==> flow/design.v (excerpt) <==
module ConvEngine (
    input         clk,
    input         rst,
    input  [31:0] DMAport,        
    input         acc_enable,     
    input         acc_clear,      
    output [31:0] result          
);
Settings: LEC_CHECK=0, ABC_AREA=1, CAP_MARGIN=20, CORE_MARGIN=2, CORE_UTILIZATION=60, CTS_CLUSTER_DIAMETER=371, CTS_CLUSTER_SIZE=100, SLEW_MARGIN=20; clock period 4.71 ns.
run.sh (not shown) runs the stock make flow with config.mk's settings and CLKGATE_MAP_FILE=.
The starting point ran to the end with violations: negative setup slack.
Edit:
--- a/flow/config.mk
+++ b/flow/config.mk
@@ -7,8 +7,5 @@
 export LEC_CHECK = 0
-export ABC_AREA = 1
 export CAP_MARGIN = 20
 export CORE_MARGIN = 2
-export CORE_UTILIZATION = 60
-export CTS_CLUSTER_DIAMETER = 371
-export CTS_CLUSTER_SIZE = 100
+export CORE_UTILIZATION = 40
 export SLEW_MARGIN = 20
==> flow/constraint.sdc (replaced) <==
create_clock -name core_clock -period 9.49 [get_ports {clk}]
set_input_delay 1.8980 -clock core_clock [delete_from_list [all_inputs] [get_ports {clk}]]
set_output_delay 1.8980 -clock core_clock [all_outputs]
set_load 0.01 [all_outputs]
After rerunning: The changed run produced a clean layout. Setup slack gets better by 3600 ps. Area after synthesis went down by a few percent. Synthesized cell count drops by about a fifth. Non-clock buffer count fell by 450.
Edit:
--- a/flow/config.mk
+++ b/flow/config.mk
@@ -9,3 +9,5 @@
 export CORE_MARGIN = 2
-export CORE_UTILIZATION = 40
+export CORE_UTILIZATION = 72
+export GPL_TIMING_DRIVEN = 0
+export PLACE_DENSITY_LB_ADDON = 0.26
 export SLEW_MARGIN = 20
==> flow/constraint.sdc (replaced) <==
create_clock -name core_clock -period 10.0 [get_ports {clk}]
set_input_delay 2.0000 -clock core_clock [delete_from_list [all_inputs] [get_ports {clk}]]
set_output_delay 2.0000 -clock core_clock [all_outputs]
set_load 0.01 [all_outputs]
Critical path depth does not change; clock skew rises by 6.1 ps; wire length increases by 2.2%; hold slack stays flat; setup slack got worse by 82 ps; sequential cell count is unchanged; final cell count drops by 11%; global-route usage grows by 17 points; synthesized cell count does not change.
Edit:
--- a/flow/config.mk
+++ b/flow/config.mk
@@ -7,7 +7,11 @@
 export LEC_CHECK = 0
-export CAP_MARGIN = 20
+export CAP_MARGIN = 35
+export CELL_PAD_IN_SITES_GLOBAL_PLACEMENT = 3
 export CORE_MARGIN = 2
 export CORE_UTILIZATION = 72
-export GPL_TIMING_DRIVEN = 0
+export CTS_CLUSTER_DIAMETER = 204
+export GPL_TIMING_DRIVEN = 1
 export PLACE_DENSITY_LB_ADDON = 0.26
+export SETUP_SLACK_MARGIN = 2.63
 export SLEW_MARGIN = 20
+export TNS_END_PERCENT = 80
With this change the flow died in 3_1_place_gp_skip_io with FLW-0024.
Area after synthesis does not change.
Die area is unchanged.
Synthesized cell count does not change.

========
run A:
ConvEngine again, from the RTL that the note above started with.
## ConvEngine
module ConvEngine (
    input         clk,
    input         rst,
    input  [31:0] DMAport,        
    input         acc_enable,     
    input         acc_clear,      
    output [31:0] result          
);
export LEC_CHECK = 0
export ABC_AREA = 0
export CAP_MARGIN = 25
export CORE_MARGIN = 2
export CORE_UTILIZATION = 65
export CTS_CLUSTER_DIAMETER = 367
export CTS_CLUSTER_SIZE = 100
export PLACE_DENSITY = 0.36
export SLEW_MARGIN = 20
export TNS_END_PERCENT = 25
create_clock -name core_clock -period 10.0 [get_ports {clk}]
For run B, these inputs were changed with respect to run A:
Settings: CAP_MARGIN changed from 25 to 20; TNS_END_PERCENT removed (was 25); PLACE_DENSITY removed (was 0.36); CTS_CLUSTER_DIAMETER removed (was 367); ABC_AREA removed (was 0); CTS_CLUSTER_SIZE removed (was 100); CORE_UTILIZATION changed from 65 to 40.
## What came out
Run B has completed all stages; timing, DRC and antenna checks passed.
Area: run B vs run A -> run B larger
As far as number of buffers added on ports goes, run A and run B are indistinguishable; the numbers are identical.
Run B vs run A: number of cells in the finished layout apart from fillers up by more than 10%
Headroom to the max-slew limit for run B: 4.5 points down relative to run A
Run B against run A: non-clock buffer count increased by 2 relative to the old numbers; layout net count closely matched the old numbers; global placer's final weighted congestion went down; global routing met2 resource utilization moved down.
On number of placed I/O pins, run B and run A are basically level.
### run B -> run C
Settings: setting CTS_CLUSTER_SIZE to 100 for the first time; changing CAP_MARGIN from 20 to 25; setting CELL_PAD_IN_SITES_GLOBAL_PLACEMENT to 3 for the first time; setting ABC_AREA to 0 for the first time; setting CTS_CLUSTER_DIAMETER to 367 for the first time; changing CORE_UTILIZATION from 40 to 25; setting PLACE_DENSITY to 0.81 for the first time; setting TNS_END_PERCENT to 25 for the first time.
==> comparison <==
Highest clock frequency the design can meet, run B and run C: smaller value in run C
Going from run B to run C, largest net degree at the start of global routing picked up an extra 14; share of the final layout cell area in multi-input gates lost 1.9 points; wire length picked up an extra 8300 um; post-layout worst setup margin lost 0.047 ns; peak per-stage delay on the critical path lost 0.09 ns.
Higher worst hold slack among run B and run C: run C
Per the comparison of run C with run B, post-synthesis share of cell area spent on and-or and or-and gates stayed essentially flat.
diff inputs: run C => run D
Settings: CELL_PAD_IN_SITES_GLOBAL_PLACEMENT removed (was 3); ABC_AREA changed from 0 to 1.
### Flow results
Diff run C -> run D | setup slack | increase of 0.49 ns. Relative to run C, layout overhead on the synthesized area decreased by 2.1 points in run D. Diff run C -> run D | global routing met2 resource utilization | decrease of 0.71 points. Pre-CTS setup slack delta for run D relative to run C: 0.56 ns higher.

========
Setup of lane 1:
The RTL this note starts from:
==> flow/design.v <==
module MUX(input [31:0] DMAport, output reg [24:0] out0, out1, out2, out3, out4, out5);
	always @ (*) begin
		out0 = 25'b0;
		out1 = 25'b0;
		out2 = 25'b0;
		out3 = 25'b0;
		out4 = 25'b0;
		out5 = 25'b0;
		case(DMAport[2:0])
			3'b000: out0 = DMAport[31:7];
			3'b001: out1 = DMAport[31:7];
			3'b010: out2 = DMAport[31:7];
			3'b011: out3 = DMAport[31:7];
			3'b100: out4 = DMAport[31:7];
			3'b101: out5 = DMAport[31:7];
			default:;
		endcase
	end
endmodule
module Register(input clk, input rst, input enable, input [23:0] datain, output reg [23:0] dataout);
	always @ (posedge clk or posedge rst) begin
		if (rst)
			dataout <= 24'b0;
		else if(enable)
			dataout <= datain;
	end
endmodule
module Wallace_BaughWooley (
    input  signed [7:0] a,
    input  signed [7:0] b,
    output signed [15:0] prod
);
    assign prod = a * b;
endmodule
module ConvEngine (
    input         clk,
    input         rst,
    input  [31:0] DMAport,        
    input         acc_enable,     
    input         acc_clear,      
    output [31:0] result          
);
    wire [24:0] mux_out0, mux_out1, mux_out2, mux_out3, mux_out4, mux_out5;
    MUX demux (
        .DMAport(DMAport),
        .out0(mux_out0),
        .out1(mux_out1),
        .out2(mux_out2),
        .out3(mux_out3),
        .out4(mux_out4),
        .out5(mux_out5)
    );
    wire [23:0] reg_data [5:0];
    Register reg0 (
        .clk(clk),
        .rst(rst),
        .enable(mux_out0[0]),
        .datain(mux_out0[24:1]),
        .dataout(reg_data[0])
    );
    Register reg1 (
        .clk(clk),
        .rst(rst),
        .enable(mux_out1[0]),
        .datain(mux_out1[24:1]),
        .dataout(reg_data[1])
    );
    Register reg2 (
        .clk(clk),
        .rst(rst),
        .enable(mux_out2[0]),
        .datain(mux_out2[24:1]),
        .dataout(reg_data[2])
    );
    Register reg3 (
        .clk(clk),
        .rst(rst),
        .enable(mux_out3[0]),
        .datain(mux_out3[24:1]),
        .dataout(reg_data[3])
    );
    Register reg4 (
        .clk(clk),
        .rst(rst),
        .enable(mux_out4[0]),
        .datain(mux_out4[24:1]),
        .dataout(reg_data[4])
    );
    Register reg5 (
        .clk(clk),
        .rst(rst),
        .enable(mux_out5[0]),
        .datain(mux_out5[24:1]),
        .dataout(reg_data[5])
    );
    wire signed [7:0] pixel [8:0];
    wire signed [7:0] kernel [8:0];
    assign pixel[0] = reg_data[0][23:16];
    assign pixel[1] = reg_data[0][15:8];
    assign pixel[2] = reg_data[0][7:0];
    assign pixel[3] = reg_data[1][23:16];
    assign pixel[4] = reg_data[1][15:8];
    assign pixel[5] = reg_data[1][7:0];
    assign pixel[6] = reg_data[2][23:16];
    assign pixel[7] = reg_data[2][15:8];
    assign pixel[8] = reg_data[2][7:0];
    assign kernel[0] = reg_data[3][23:16];
    assign kernel[1] = reg_data[3][15:8];
    assign kernel[2] = reg_data[3][7:0];
    assign kernel[3] = reg_data[4][23:16];
    assign kernel[4] = reg_data[4][15:8];
    assign kernel[5] = reg_data[4][7:0];
    assign kernel[6] = reg_data[5][23:16];
    assign kernel[7] = reg_data[5][15:8];
    assign kernel[8] = reg_data[5][7:0];
    wire signed [15:0] prod [8:0];
    Wallace_BaughWooley mult0 (.a(pixel[0]), .b(kernel[0]), .prod(prod[0]));
    Wallace_BaughWooley mult1 (.a(pixel[1]), .b(kernel[1]), .prod(prod[1]));
    Wallace_BaughWooley mult2 (.a(pixel[2]), .b(kernel[2]), .prod(prod[2]));
    Wallace_BaughWooley mult3 (.a(pixel[3]), .b(kernel[3]), .prod(prod[3]));
    Wallace_BaughWooley mult4 (.a(pixel[4]), .b(kernel[4]), .prod(prod[4]));
    Wallace_BaughWooley mult5 (.a(pixel[5]), .b(kernel[5]), .prod(prod[5]));
    Wallace_BaughWooley mult6 (.a(pixel[6]), .b(kernel[6]), .prod(prod[6]));
    Wallace_BaughWooley mult7 (.a(pixel[7]), .b(kernel[7]), .prod(prod[7]));
    Wallace_BaughWooley mult8 (.a(pixel[8]), .b(kernel[8]), .prod(prod[8]));
    wire signed [31:0] prod_ext [8:0];
    assign prod_ext[0] = {{16{prod[0][15]}}, prod[0]};
    assign prod_ext[1] = {{16{prod[1][15]}}, prod[1]};
    assign prod_ext[2] = {{16{prod[2][15]}}, prod[2]};
    assign prod_ext[3] = {{16{prod[3][15]}}, prod[3]};
    assign prod_ext[4] = {{16{prod[4][15]}}, prod[4]};
    assign prod_ext[5] = {{16{prod[5][15]}}, prod[5]};
    assign prod_ext[6] = {{16{prod[6][15]}}, prod[6]};
    assign prod_ext[7] = {{16{prod[7][15]}}, prod[7]};
    assign prod_ext[8] = {{16{prod[8][15]}}, prod[8]};
    wire signed [31:0] sum_products;
    assign sum_products = prod_ext[0] + prod_ext[1] + prod_ext[2] +
                          prod_ext[3] + prod_ext[4] + prod_ext[5] +
                          prod_ext[6] + prod_ext[7] + prod_ext[8];
    reg signed [31:0] accumulator;
    always @(posedge clk or posedge rst) begin
        if (rst) begin
            accumulator <= 32'b0;
        end else if (acc_clear) begin
            accumulator <= 32'b0;
        end else if (acc_enable) begin
            accumulator <= accumulator + sum_products;
        end
    end
    assign result = accumulator;
endmodule
clock: 8.44 ns
lec_check: 0
cap_margin: 20
cell_pad_in_sites_detail_placement: 0
core_margin: 2
core_utilization: 71
cts_cluster_size: 56
gpl_routability_driven: 1
gpl_timing_driven: 1
max_routing_layer: met4
place_density: 0.6
setup_slack_margin: 0.18
slew_margin: 40
Status lane 1: flow complete, layout not clean - setup timing
The inputs of lane 2 differ from those of lane 1 as listed below.
==> flow/config.mk <==
export PLATFORM = sky130hd
export DESIGN_NAME = ConvEngine
export DESIGN_NICKNAME = ConvEngine
export VERILOG_FILES = /design/flow/design.v
export SDC_FILE = /design/flow/constraint.sdc
export NUM_CORES = 4
export LEC_CHECK = 0
export CAP_MARGIN = 20
export CELL_PAD_IN_SITES_DETAIL_PLACEMENT = 0
export CORE_MARGIN = 2
export CORE_UTILIZATION = 72
export CTS_CLUSTER_DIAMETER = 41
export CTS_CLUSTER_SIZE = 56
export GPL_ROUTABILITY_DRIVEN = 0
export GPL_TIMING_DRIVEN = 1
export MAX_ROUTING_LAYER = met4
export PLACE_DENSITY = 0.35
export SETUP_SLACK_MARGIN = 2.65
export SLEW_MARGIN = 40
==> flow/constraint.sdc <==
create_clock -name core_clock -period 9.29 [get_ports {clk}]
set_input_delay 1.8580 -clock core_clock [delete_from_list [all_inputs] [get_ports {clk}]]
set_output_delay 1.8580 -clock core_clock [all_outputs]
set_load 0.01 [all_outputs]
Findings:
- Changes observed in lane 2 relative to lane 1: setup slack after layout up 0.86 ns; cell area down 2.8%; first-iteration DRC count down 90; fmax flat.
- Against lane 1, lane 2 comes in 3.2 points lower on relative area change from synthesis to final layout.
- Synthesized cell count: lane 2 vs lane 1 identical
- Against lane 1, lane 2 reports a proportion of cell area occupied by multi-input gates that is higher.
- Looking at the reports, lane 2 completed the entire flow and the layout it produced met the timing, design-rule and antenna checks.
- Looking at buffer-and-inverter tally for the worst setup path, lane 2 sits 2 above lane 1.
- Delta (lane 2 minus lane 1): post-route worst hold slack moved up; wire length after detailed routing now smaller.
> inputs changed (lane 2 -> lane 3)
==> flow/config.mk <==
export PLATFORM = sky130hd
export DESIGN_NAME = ConvEngine
export DESIGN_NICKNAME = ConvEngine
export VERILOG_FILES = /design/flow/design.v
export SDC_FILE = /design/flow/constraint.sdc
export NUM_CORES = 4
export LEC_CHECK = 0
export ABC_AREA = 1
export CAP_MARGIN = 20
export CELL_PAD_IN_SITES_DETAIL_PLACEMENT = 0
export CORE_ASPECT_RATIO = 0.71
export CORE_MARGIN = 2
export CORE_UTILIZATION = 72
export CTS_CLUSTER_DIAMETER = 231
export CTS_CLUSTER_SIZE = 56
export GPL_ROUTABILITY_DRIVEN = 0
export GPL_TIMING_DRIVEN = 1
export MAX_ROUTING_LAYER = met5
export PLACE_DENSITY_LB_ADDON = 0.04
export SLEW_MARGIN = 40
==> flow/constraint.sdc <==
create_clock -name core_clock -period 7.05 [get_ports {clk}]
set_input_delay 1.4100 -clock core_clock [delete_from_list [all_inputs] [get_ports {clk}]]
set_output_delay 1.4100 -clock core_clock [all_outputs]
set_load 0.01 [all_outputs]
Findings:
Lane 2 was smaller in final cell area than lane 3.
Compared to lane 2, lane 3 has number of inserted diodes 2 higher.
Vias: lane 3 more than lane 2
In the tables for lane 2 and lane 3, area of placed instances reads higher with lane 3.
Signed area change from the synthesized netlist to the final layout came out higher on lane 3 than on lane 2.
Although lane 3 finished all stages, its layout failed final checks on setup timing.
Non-clock buffer share of cell area is lower on lane 2

========
job 2282:
RTL: the design.v shown in full above, as it stands there.
Settings: LEC_CHECK=0, CAP_MARGIN=20, CELL_PAD_IN_SITES_DETAIL_PLACEMENT=0, CORE_MARGIN=5, CORE_UTILIZATION=25, CTS_CLUSTER_SIZE=56, GPL_ROUTABILITY_DRIVEN=0, GPL_TIMING_DRIVEN=0, MAX_ROUTING_LAYER=met4, PLACE_DENSITY=0.78, SETUP_SLACK_MARGIN=0.18, SLEW_MARGIN=40; clock period 9.4 ns.
Setup changes, job 2282 to job 6886
# job 2282
export LEC_CHECK = 0
export CAP_MARGIN = 20
export CELL_PAD_IN_SITES_DETAIL_PLACEMENT = 0
export CORE_MARGIN = 5
export CORE_UTILIZATION = 25
export CTS_CLUSTER_SIZE = 56
export GPL_ROUTABILITY_DRIVEN = 0
export GPL_TIMING_DRIVEN = 0
export MAX_ROUTING_LAYER = met4
export PLACE_DENSITY = 0.78
export SETUP_SLACK_MARGIN = 0.18
export SLEW_MARGIN = 40
create_clock -name core_clock -period 9.4 [get_ports {clk}]
# job 6886
export LEC_CHECK = 0
export CAP_MARGIN = 20
export CELL_PAD_IN_SITES_DETAIL_PLACEMENT = 0
export CORE_MARGIN = 2
export CORE_UTILIZATION = 72
export CTS_CLUSTER_DIAMETER = 308
export CTS_CLUSTER_SIZE = 56
export GPL_ROUTABILITY_DRIVEN = 0
export GPL_TIMING_DRIVEN = 1
export MAX_ROUTING_LAYER = met4
export PLACE_DENSITY_LB_ADDON = 0.0
export SETUP_SLACK_MARGIN = 1.55
export SLEW_MARGIN = 40
create_clock -name core_clock -period 9.29 [get_ports {clk}]
Results
Having completed the whole flow, job 6886 delivered a layout that passed the timing, design-rule and antenna checks. Looking at die size, job 6886 sits 99,000 um^2 below job 2282. In the metrics for job 2282 and job 6886, the one carrying the lower non-clock buffer area fraction after layout is job 2282. Compared with job 2282, job 6886 shows a higher logic depth of the worst setup path including buffers.
Inputs modified between job 6886 and job 2465:
# job 6886
export LEC_CHECK = 0
export CAP_MARGIN = 20
export CELL_PAD_IN_SITES_DETAIL_PLACEMENT = 0
export CORE_MARGIN = 2
export CORE_UTILIZATION = 72
export CTS_CLUSTER_DIAMETER = 308
export CTS_CLUSTER_SIZE = 56
export GPL_ROUTABILITY_DRIVEN = 0
export GPL_TIMING_DRIVEN = 1
export MAX_ROUTING_LAYER = met4
export PLACE_DENSITY_LB_ADDON = 0.0
export SETUP_SLACK_MARGIN = 1.55
export SLEW_MARGIN = 40
create_clock -name core_clock -period 9.29 [get_ports {clk}]
# job 2465
export LEC_CHECK = 0
export CAP_MARGIN = 20
export CELL_PAD_IN_SITES_DETAIL_PLACEMENT = 0
export CORE_MARGIN = 2
export CORE_UTILIZATION = 72
export CTS_CLUSTER_SIZE = 56
export GPL_ROUTABILITY_DRIVEN = 1
export GPL_TIMING_DRIVEN = 1
export MAX_ROUTING_LAYER = met4
export PLACE_DENSITY_LB_ADDON = 0.08
export SETUP_SLACK_MARGIN = 2.44
export SLEW_MARGIN = 40
create_clock -name core_clock -period 8.44 [get_ports {clk}]
Notes after the runs:
The flow for job 2465 finished, though final verification flagged setup timing.
Number of setup buffers added after CTS of job 2465 falls short of that of job 6886 by more than half.
In job 2465 relative to job 6886, number of global-route vias before repair had gone up by a few percent.
Cmp job 2465 vs job 6886: first-iteration DRC count higher in job 2465
Global-route wire length before repair delta for job 2465 relative to job 6886: about 4.3% higher
The following lists how job 8203 was set up differently from job 2465:
# job 2465
export LEC_CHECK = 0
export CAP_MARGIN = 20
export CELL_PAD_IN_SITES_DETAIL_PLACEMENT = 0
export CORE_MARGIN = 2
export CORE_UTILIZATION = 72
export CTS_CLUSTER_SIZE = 56
export GPL_ROUTABILITY_DRIVEN = 1
export GPL_TIMING_DRIVEN = 1
export MAX_ROUTING_LAYER = met4
export PLACE_DENSITY_LB_ADDON = 0.08
export SETUP_SLACK_MARGIN = 2.44
export SLEW_MARGIN = 40
create_clock -name core_clock -period 8.44 [get_ports {clk}]
# job 8203
export LEC_CHECK = 0
export CAP_MARGIN = 20
export CORE_MARGIN = 2
export CORE_UTILIZATION = 72
export MAX_ROUTING_LAYER = met4
export PLACE_DENSITY_LB_ADDON = 0.06
export SETUP_SLACK_MARGIN = 1.93
export SLEW_MARGIN = 20
create_clock -name core_clock -period 10.0 [get_ports {clk}]
Findings:
Per the final summary, job 8203 finished and its layout is clean on timing, DRC and antenna.
The hold slack of job 2465 and that of job 8203 are within noise of each other.
Delta (job 8203 minus job 2465): worst setup margin went up 1.34 ns, cell area after layout lost 1800 um^2, final cell count lost 169, met3 wirelength from detailed routing now sits lower, number of global-route vias before repair saw a decrease.
Logic gate fraction of the total cell area: job 8203 vs job 2465 up 2.3 points
Compared with job 2465, job 8203 degrades maximum frequency.
Input-level comparison between job 132 and job 8203:
# job 8203
export LEC_CHECK = 0
export CAP_MARGIN = 20
export CORE_MARGIN = 2
export CORE_UTILIZATION = 72
export MAX_ROUTING_LAYER = met4
export PLACE_DENSITY_LB_ADDON = 0.06
export SETUP_SLACK_MARGIN = 1.93
export SLEW_MARGIN = 20
create_clock -name core_clock -period 10.0 [get_ports {clk}]
# job 132
export LEC_CHECK = 0
export CAP_MARGIN = 15
export CELL_PAD_IN_SITES_DETAIL_PLACEMENT = 1
export CORE_MARGIN = 9
export CORE_UTILIZATION = 42
export GPL_ROUTABILITY_DRIVEN = 0
export GPL_TIMING_DRIVEN = 0
export SETUP_SLACK_MARGIN = 0.65
export SLEW_MARGIN = 20
export TNS_END_PERCENT = 70
create_clock -name core_clock -period 10.0 [get_ports {clk}]
==> results <==
Lower number of well-tap cells placed was reported by job 8203, not job 132. In job 132, the post-detailed-placement half-perimeter wirelength came out 13% above the value in job 8203. Between job 8203 and job 132, the sequential share of layout area does not differ in any meaningful way. Clock buffer count from CTS came out exactly the same in job 132 and job 8203.
